run A:
==> flow/design.v (excerpt) <==
module TCAM_TOP (
        input                   CLK
       ,input                   RESET
       ,input                   SEARCH
       ,input                   SETTING
       ,input   [DATA_BITS-1:0] KEY
       ,input   [IDWID-1:0]     SETTING_ID
       ,input   [MASKWID-1:0]   SETTING_MASKID
       ,input   [IDWID-1:0]     SETTING_PRIORITY
       ,output  [IDWID-1:0]     RULEID
       ,output                  SETTING_COMPLETE
       ,output                  SEARCH_COMPLETE
       ,output                  MISMATCH
       ,input                     DDR3_AVL_INIT
       ,input   [SDRAM_DATA-1:0]  DDR3_AVL_READDATA
       ,input                     DDR3_AVL_WAITREQUEST
       ,input                     DDR3_AVL_READDATAVALID
       ,output                    DDR3_AVL_READ
       ,output                    DDR3_AVL_WRITE
       ,output  [SDRAM_ADDR-1:0]  DDR3_AVL_ADDRESS
       ,output  [SDRAM_DATA-1:0]  DDR3_AVL_WRITEDATA
       ,output                    DDR3_AVL_BURSTCOUNT
       ,output                    DDR3_AVL_INITCOMPLETE
	);
    parameter   DATA_BITS = 128;  
    parameter   FRAGMENTS = 8;	 
    parameter   FRAG_BITS = 3;	 
    parameter   IDWID     = 16;   
    parameter   MASKWID   = 18;
    parameter   SDRAM_ADDR = 19;
    parameter   SDRAM_DATA = 256;
    localparam  FRAG_WID  = (DATA_BITS/FRAGMENTS);
    localparam  ADDR_WID  = FRAG_BITS+FRAG_WID;
    localparam  PRIOWID   = IDWID;
    localparam  KWID      = DATA_BITS;
    localparam  SEGWID    = 2+IDWID+MASKWID+KWID+PRIOWID;  
    wire [ DATA_BITS-1:0 ] in_key      = KEY;
    wire [     IDWID-1:0 ] in_id       = SETTING_ID;
    wire [   MASKWID-1:0 ] in_maskid   = SETTING_MASKID;
    wire [   PRIOWID-1:0 ] in_priority = SETTING_PRIORITY;
    wire                 w_read;
    wire                 w_write;
    wire  [ADDR_WID-1:0] w_address;
    wire  [  SEGWID-1:0] w_readdata;
    wire  [  SEGWID-1:0] w_writedata;
    wire                 w_waitrequest;
    wire                 w_readdatavalid;
    TCAM_CONTROLLER
    #( 
  ...
For scale: about 3200 flip-flops, ~740 I/O pins, about 0.10 mm2 of cells after synthesis.
==> flow/config.mk <==
export PLATFORM = sky130hd
export DESIGN_NAME = TCAM_TOP
export DESIGN_NICKNAME = TCAM_TOP
export VERILOG_FILES = /design/flow/design.v
export SDC_FILE = /design/flow/constraint.sdc
export NUM_CORES = 4
export LEC_CHECK = 0
export CAP_MARGIN = 20
export CORE_MARGIN = 2
export CORE_UTILIZATION = 72
export CTS_CLUSTER_DIAMETER = 204
export CTS_CLUSTER_SIZE = 16
export SETUP_SLACK_MARGIN = 0.86
export SLEW_MARGIN = 20
==> flow/constraint.sdc <==
create_clock -name core_clock -period 3.14 [get_ports {CLK}]
set_input_delay 0.6280 -clock core_clock [delete_from_list [all_inputs] [get_ports {CLK}]]
set_output_delay 0.6280 -clock core_clock [all_outputs]
set_load 0.01 [all_outputs]
run.sh (not shown) runs the stock make flow with config.mk's settings and CLKGATE_MAP_FILE=.
The final layout from run A, which completed every stage, passed the timing, DRC and antenna checks at the end of the flow.
> inputs changed (run A -> run B)
- a deleted CTS_CLUSTER_DIAMETER that had been 204
- a change of CORE_UTILIZATION from 72 to 40
- a deleted SETUP_SLACK_MARGIN that had been 0.86
- a deleted CTS_CLUSTER_SIZE that had been 16
- a change of the clock period (ns, I/O delays scaled along) from 3.14 to 5.62
[summary]
- Run A completed; timing, DRC and antenna clean
- Run B: flow completed, timing, DRC and antenna clean
- Going from run A to run B, final critical-path share of the clock period shrinks by 5.4 points.
- Looking only at power, and setting everything else aside, the higher value of run B and run A goes to run A.
- Run B vs. run A: via count of the routed design decreased by about 3% relative to the old numbers; area of all placed cells without fillers went up by 0.0052 mm2; multi-input gate share of total cell area moved down; synthesized cell count held steady.
Relative to run B, the following input files were edited for run C:
- CORE_UTILIZATION changed from 40 to 63
==> results <==
Run C: PASS, flow complete, no timing, DRC or antenna violations. Run C against run B: multi-input gate share of total cell area rose 0.41 points; overall fraction of global-route tracks in use rose 9.0 points. Changes observed in run C relative to run B: growth of design area from synthesis to finish decreased by 2.4 points relative to the old numbers; wire length decreased by 6.6% relative to the old numbers.

Starting RTL as in the previous note.
// TCAM_TOP
module TCAM_TOP (
        input                   CLK
       ,input                   RESET
       ,input                   SEARCH
       ,input                   SETTING
       ,input   [DATA_BITS-1:0] KEY
       ,input   [IDWID-1:0]     SETTING_ID
       ,input   [MASKWID-1:0]   SETTING_MASKID
       ,input   [IDWID-1:0]     SETTING_PRIORITY
       ,output  [IDWID-1:0]     RULEID
       ,output                  SETTING_COMPLETE
       ,output                  SEARCH_COMPLETE
       ,output                  MISMATCH
       ,input                     DDR3_AVL_INIT
       ,input   [SDRAM_DATA-1:0]  DDR3_AVL_READDATA
       ,input                     DDR3_AVL_WAITREQUEST
       ,input                     DDR3_AVL_READDATAVALID
       ,output                    DDR3_AVL_READ
       ,output                    DDR3_AVL_WRITE
       ,output  [SDRAM_ADDR-1:0]  DDR3_AVL_ADDRESS
       ,output  [SDRAM_DATA-1:0]  DDR3_AVL_WRITEDATA
       ,output                    DDR3_AVL_BURSTCOUNT
       ,output                    DDR3_AVL_INITCOMPLETE
	);
export LEC_CHECK = 0
export CAP_MARGIN = 20
export CORE_MARGIN = 2
export CORE_UTILIZATION = 70
export SETUP_SLACK_MARGIN = 1.42
export SLEW_MARGIN = 20
create_clock -name core_clock -period 5.35 [get_ports {CLK}]
The first run ran to the end with no violations.
Then changed:
Settings changed: CTS_CLUSTER_DIAMETER from default to 204, SETUP_SLACK_MARGIN 1.42 to 0.86.
Clock period 5.35 ns to 3.33 ns, I/O delays scaled along.
Result:
- power climbs by well over a third
- die area does not change
- global-route usage goes up by 0.44 points
- worst setup slack degrades by 710 ps
- combinational power came out higher by well over a third
- sequential power goes up by well over a third
- wire length goes up slightly
- utilization climbs by 0.73 points
Then changed:
Settings changed: CORE_UTILIZATION 70 to 40, CTS_CLUSTER_DIAMETER 204 to default, SETUP_SLACK_MARGIN 0.86 to 0.73.
Clock period 3.33 ns to 5.62 ns, I/O delays scaled along.
Effect:
- sequential cell count does not change
- final cell count rises by 15%
- count of clock-buffer cells in the layout rises by 68
- cell area rises by 1.3%
- routed wire length rises by 4.2%
- worst setup slack gains 850 ps
- via count falls by 4.1%
- clock power falls by 36%
- synthesized cell count stays the same
Then changed:
Settings changed: CORE_UTILIZATION 40 to 38, SETUP_SLACK_MARGIN 0.73 to default.
Clock period 5.62 ns to 14.1 ns, I/O delays scaled along.
Outcome: Setup slack gains 5200 ps; utilization falls by 2.4 points; sequential power falls by 60%; final area hardly moves; global-route usage decreases by 1.0 points; total power is lower by 60%; wire length is about the same; hold slack gets better by 24 ps; critical path depth does not change; synthesized cell count does not change.
Then changed:
Settings changed: CORE_UTILIZATION 38 to 66, SETUP_SLACK_MARGIN from default to 1.05.
Clock period 14.1 ns to 4.06 ns, I/O delays scaled along.
=> Clock-buffer cell count decreases by 5; final cell count decreases by 13%; global-route usage increases by 11 points; total power increases to 3.4 times its value; register-to-register slack loses 8500 ps; clock skew decreases by 3.9 ps; hold slack gains 8.2 ps; area after synthesis does not change; utilization increases by 33 points.

== the reference run ==
Starting RTL as in the previous note.
Settings: LEC_CHECK=0, ABC_AREA=1, CAP_MARGIN=20, CORE_MARGIN=2, CORE_UTILIZATION=56, GPL_ROUTABILITY_DRIVEN=1, MAX_ROUTING_LAYER=met4, SLEW_MARGIN=20; clock period 2.27 ns.
## Diff of input files: the trial run against the reference run
# the reference run
export LEC_CHECK = 0
export ABC_AREA = 1
export CAP_MARGIN = 20
export CORE_MARGIN = 2
export CORE_UTILIZATION = 56
export GPL_ROUTABILITY_DRIVEN = 1
export MAX_ROUTING_LAYER = met4
export SLEW_MARGIN = 20
create_clock -name core_clock -period 2.27 [get_ports {CLK}]
# the trial run
export LEC_CHECK = 0
export ABC_AREA = 0
export CAP_MARGIN = 20
export CORE_MARGIN = 2
export CORE_UTILIZATION = 70
export GPL_ROUTABILITY_DRIVEN = 1
export MAX_ROUTING_LAYER = met4
export SETUP_SLACK_MARGIN = 0.61
export SLEW_MARGIN = 20
create_clock -name core_clock -period 3.12 [get_ports {CLK}]
Results
- Synthesized instance count ended up 23% lower on the trial run than on the reference run.
- NOTE maximum resistive drop on vdd the reference run->the trial run decreased by more than a quarter
- The trial run and the reference run ended up with nearly the same number of enable flip-flop cells.
- On peak per-stage delay on the critical path: between the trial run and the reference run, it ends up higher for the trial run.

TCAM_TOP again, from the RTL that the note above started with.
Design TCAM_TOP, start of the top module:
module TCAM_TOP (
        input                   CLK
       ,input                   RESET
       ,input                   SEARCH
       ,input                   SETTING
       ,input   [DATA_BITS-1:0] KEY
       ,input   [IDWID-1:0]     SETTING_ID
       ,input   [MASKWID-1:0]   SETTING_MASKID
       ,input   [IDWID-1:0]     SETTING_PRIORITY
       ,output  [IDWID-1:0]     RULEID
       ,output                  SETTING_COMPLETE
       ,output                  SEARCH_COMPLETE
       ,output                  MISMATCH
       ,input                     DDR3_AVL_INIT
       ,input   [SDRAM_DATA-1:0]  DDR3_AVL_READDATA
       ,input                     DDR3_AVL_WAITREQUEST
       ,input                     DDR3_AVL_READDATAVALID
       ,output                    DDR3_AVL_READ
       ,output                    DDR3_AVL_WRITE
       ,output  [SDRAM_ADDR-1:0]  DDR3_AVL_ADDRESS
       ,output  [SDRAM_DATA-1:0]  DDR3_AVL_WRITEDATA
       ,output                    DDR3_AVL_BURSTCOUNT
       ,output                    DDR3_AVL_INITCOMPLETE
	);
export LEC_CHECK = 0
export CAP_MARGIN = 20
export CORE_MARGIN = 2
export CORE_UTILIZATION = 72
export CTS_CLUSTER_SIZE = 17
export SETUP_SLACK_MARGIN = 0.93
export SLEW_MARGIN = 20
create_clock -name core_clock -period 3.12 [get_ports {CLK}]
Then changed:
Settings changed: CAP_MARGIN 20 to 35, CTS_CLUSTER_DIAMETER from default to 54, PLACE_DENSITY_LB_ADDON from default to 0.07.
Effect:
- With this change the flow ran to the end with violations: antenna rules
- register-to-register slack loses 60 ps
- setup slack gets worse by 7.4 ps
- via count fell by about 1.8%
- power fell by 12%
- sequential cell count is unchanged
- fmax falls by 0.33%
- die area stays the same
- combinational power rose by about 1%
- non-clock buffer count came out higher by 19
- hold slack gets better by 53 ps
- count of clock-buffer cells in the layout is lower by 79

Starting RTL as in the previous note.
Settings: LEC_CHECK=0, ABC_AREA=0, CAP_MARGIN=20, CORE_MARGIN=2, CORE_UTILIZATION=72, CTS_CLUSTER_DIAMETER=337, CTS_CLUSTER_SIZE=21, GPL_ROUTABILITY_DRIVEN=1, HOLD_SLACK_MARGIN=0.29, MAX_ROUTING_LAYER=met4, PLACE_DENSITY_LB_ADDON=0.08, SETUP_SLACK_MARGIN=0.93, SLEW_MARGIN=20; clock period 3.12 ns.
The first run completed without violations.
Edit:
Settings changed: ABC_AREA 0 to default, CAP_MARGIN 20 to 35, CTS_CLUSTER_DIAMETER 337 to 55, CTS_CLUSTER_SIZE 21 to 17, GPL_ROUTABILITY_DRIVEN 1 to default, HOLD_SLACK_MARGIN 0.29 to default, MAX_ROUTING_LAYER met4 to default, PLACE_DENSITY from default to 0.41, PLACE_DENSITY_LB_ADDON 0.08 to default.
Result:
- via count is lower slightly
- synthesized area is unchanged
- power is higher by a few percent
- final cell count fell slightly
- wire length shrinks by a few percent
- worst setup slack loses 0.024 ns
Edit:
Settings changed: CTS_CLUSTER_SIZE 17 to 15, PLACE_DENSITY 0.41 to default, PLACE_DENSITY_LB_ADDON from default to 0.08, SETUP_SLACK_MARGIN 0.93 to 0.91.
Effect: The new run finished clean; area after synthesis does not change; worst setup slack is better by 0.020 ns; cell area came out higher by 0.50%; hold slack is worse by 0.0078 ns; sequential cell count is unchanged; fmax came out higher by 0.93%; global-route usage came out higher by 0.96 points; power came out higher by about 2.4%; routed wire length came out higher by 2.7%.
Edit:
Settings changed: CAP_MARGIN 35 to 20, CTS_CLUSTER_DIAMETER 55 to 119, CTS_CLUSTER_SIZE 15 to 10, PLACE_DENSITY_LB_ADDON 0.08 to 0.0, SETUP_SLACK_MARGIN 0.91 to 0.89.
What happened: The changed run reached the layout checks and failed them: antenna rules. Via count increases by 2.6%. Worst setup slack degrades by 0.091 ns. Cell count rises by 2.3%. Sequential share of layout area falls by 1.9 points. Worst hold slack degrades by 0.076 ns. Routed wire length grows by 5.3%. Final area rose by 3.0%. Clock power went up by 33%.

TCAM_TOP again, from the RTL that the note above started with.
make LEC_CHECK=0 ABC_AREA=1 CAP_MARGIN=20 CORE_MARGIN=2 CORE_UTILIZATION=56 GPL_ROUTABILITY_DRIVEN=1 MAX_ROUTING_LAYER=met4 PLACE_DENSITY_LB_ADDON=0.01 SETUP_SLACK_MARGIN=0.58 SLEW_MARGIN=20 finish   # period 2.0 ns
The baseline reached the layout checks and failed them: negative setup slack.
Then changed:
--- a/flow/config.mk
+++ b/flow/config.mk
@@ -10,2 +10,2 @@
-export CORE_MARGIN = 2
-export CORE_UTILIZATION = 56
+export CORE_MARGIN = 10
+export CORE_UTILIZATION = 65
@@ -14,2 +14 @@
-export PLACE_DENSITY_LB_ADDON = 0.01
-export SETUP_SLACK_MARGIN = 0.58
+export SETUP_SLACK_MARGIN = 0.1
==> flow/constraint.sdc (replaced) <==
create_clock -name core_clock -period 3.49 [get_ports {CLK}]
set_input_delay 0.6980 -clock core_clock [delete_from_list [all_inputs] [get_ports {CLK}]]
set_output_delay 0.6980 -clock core_clock [all_outputs]
set_load 0.01 [all_outputs]
Outcome: This time the run passed the timing, DRC and antenna checks; cell area falls by 6.6%; sequential share of layout area grows by 4.3 points; worst setup slack gets better by 0.57 ns; sequential power shrinks by 43%; power came out lower by 44%; worst hold slack gets better by 0.18 ns; routed wire length came out lower by 5.8%; critical path depth rises by 2; clock-buffer cell count decreases by 27.
Then changed:
--- a/flow/config.mk
+++ b/flow/config.mk
@@ -8 +7,0 @@
-export ABC_AREA = 1
@@ -10,5 +9,2 @@
-export CORE_MARGIN = 10
-export CORE_UTILIZATION = 65
-export GPL_ROUTABILITY_DRIVEN = 1
-export MAX_ROUTING_LAYER = met4
-export SETUP_SLACK_MARGIN = 0.1
+export CORE_MARGIN = 2
+export CORE_UTILIZATION = 40
==> flow/constraint.sdc (replaced) <==
create_clock -name core_clock -period 10.0 [get_ports {CLK}]
set_input_delay 2.0000 -clock core_clock [delete_from_list [all_inputs] [get_ports {CLK}]]
set_output_delay 2.0000 -clock core_clock [all_outputs]
set_load 0.01 [all_outputs]
- synthesized area came out higher by 1.1%
- global-route usage came out lower by 12 points
- combinational power came out lower by 67%
Then changed:
--- a/flow/config.mk
+++ b/flow/config.mk
@@ -10 +10,2 @@
-export CORE_UTILIZATION = 40
+export CORE_UTILIZATION = 66
+export SETUP_SLACK_MARGIN = 1.05
==> flow/constraint.sdc (replaced) <==
create_clock -name core_clock -period 4.21 [get_ports {CLK}]
set_input_delay 0.8420 -clock core_clock [delete_from_list [all_inputs] [get_ports {CLK}]]
set_output_delay 0.8420 -clock core_clock [all_outputs]
set_load 0.01 [all_outputs]
The changed run finished clean.
Worst setup slack gets worse by 3.2 ns.
Wire length came out lower by about 6%.
Power came out higher by about 130%.
Non-clock buffer count came out higher by 66.
Die area came out lower by 39%.
Synthesized cell count stays the same.
Hold slack gets better by 0.041 ns.
Count of clock-buffer cells in the layout came out lower by 37.
Cell area came out lower by about 1.1%.
Global-route usage came out higher by 10 points.
Clock power came out higher by about 120%.
Then changed:
--- a/flow/config.mk
+++ b/flow/config.mk
@@ -10,2 +10 @@
-export CORE_UTILIZATION = 66
-export SETUP_SLACK_MARGIN = 1.05
+export CORE_UTILIZATION = 58
==> flow/constraint.sdc (replaced) <==
create_clock -name core_clock -period 9.77 [get_ports {CLK}]
set_input_delay 1.9540 -clock core_clock [delete_from_list [all_inputs] [get_ports {CLK}]]
set_output_delay 1.9540 -clock core_clock [all_outputs]
set_load 0.01 [all_outputs]
Result: The changed run completed with no timing, DRC or antenna violations. Die area rose by 14%. Synthesized cell count is unchanged. Via count fell by 2.3%. First-iteration DRC count fell by 9.6%.
Power figures rest on the tool's default switching activity, not on a simulated workload.
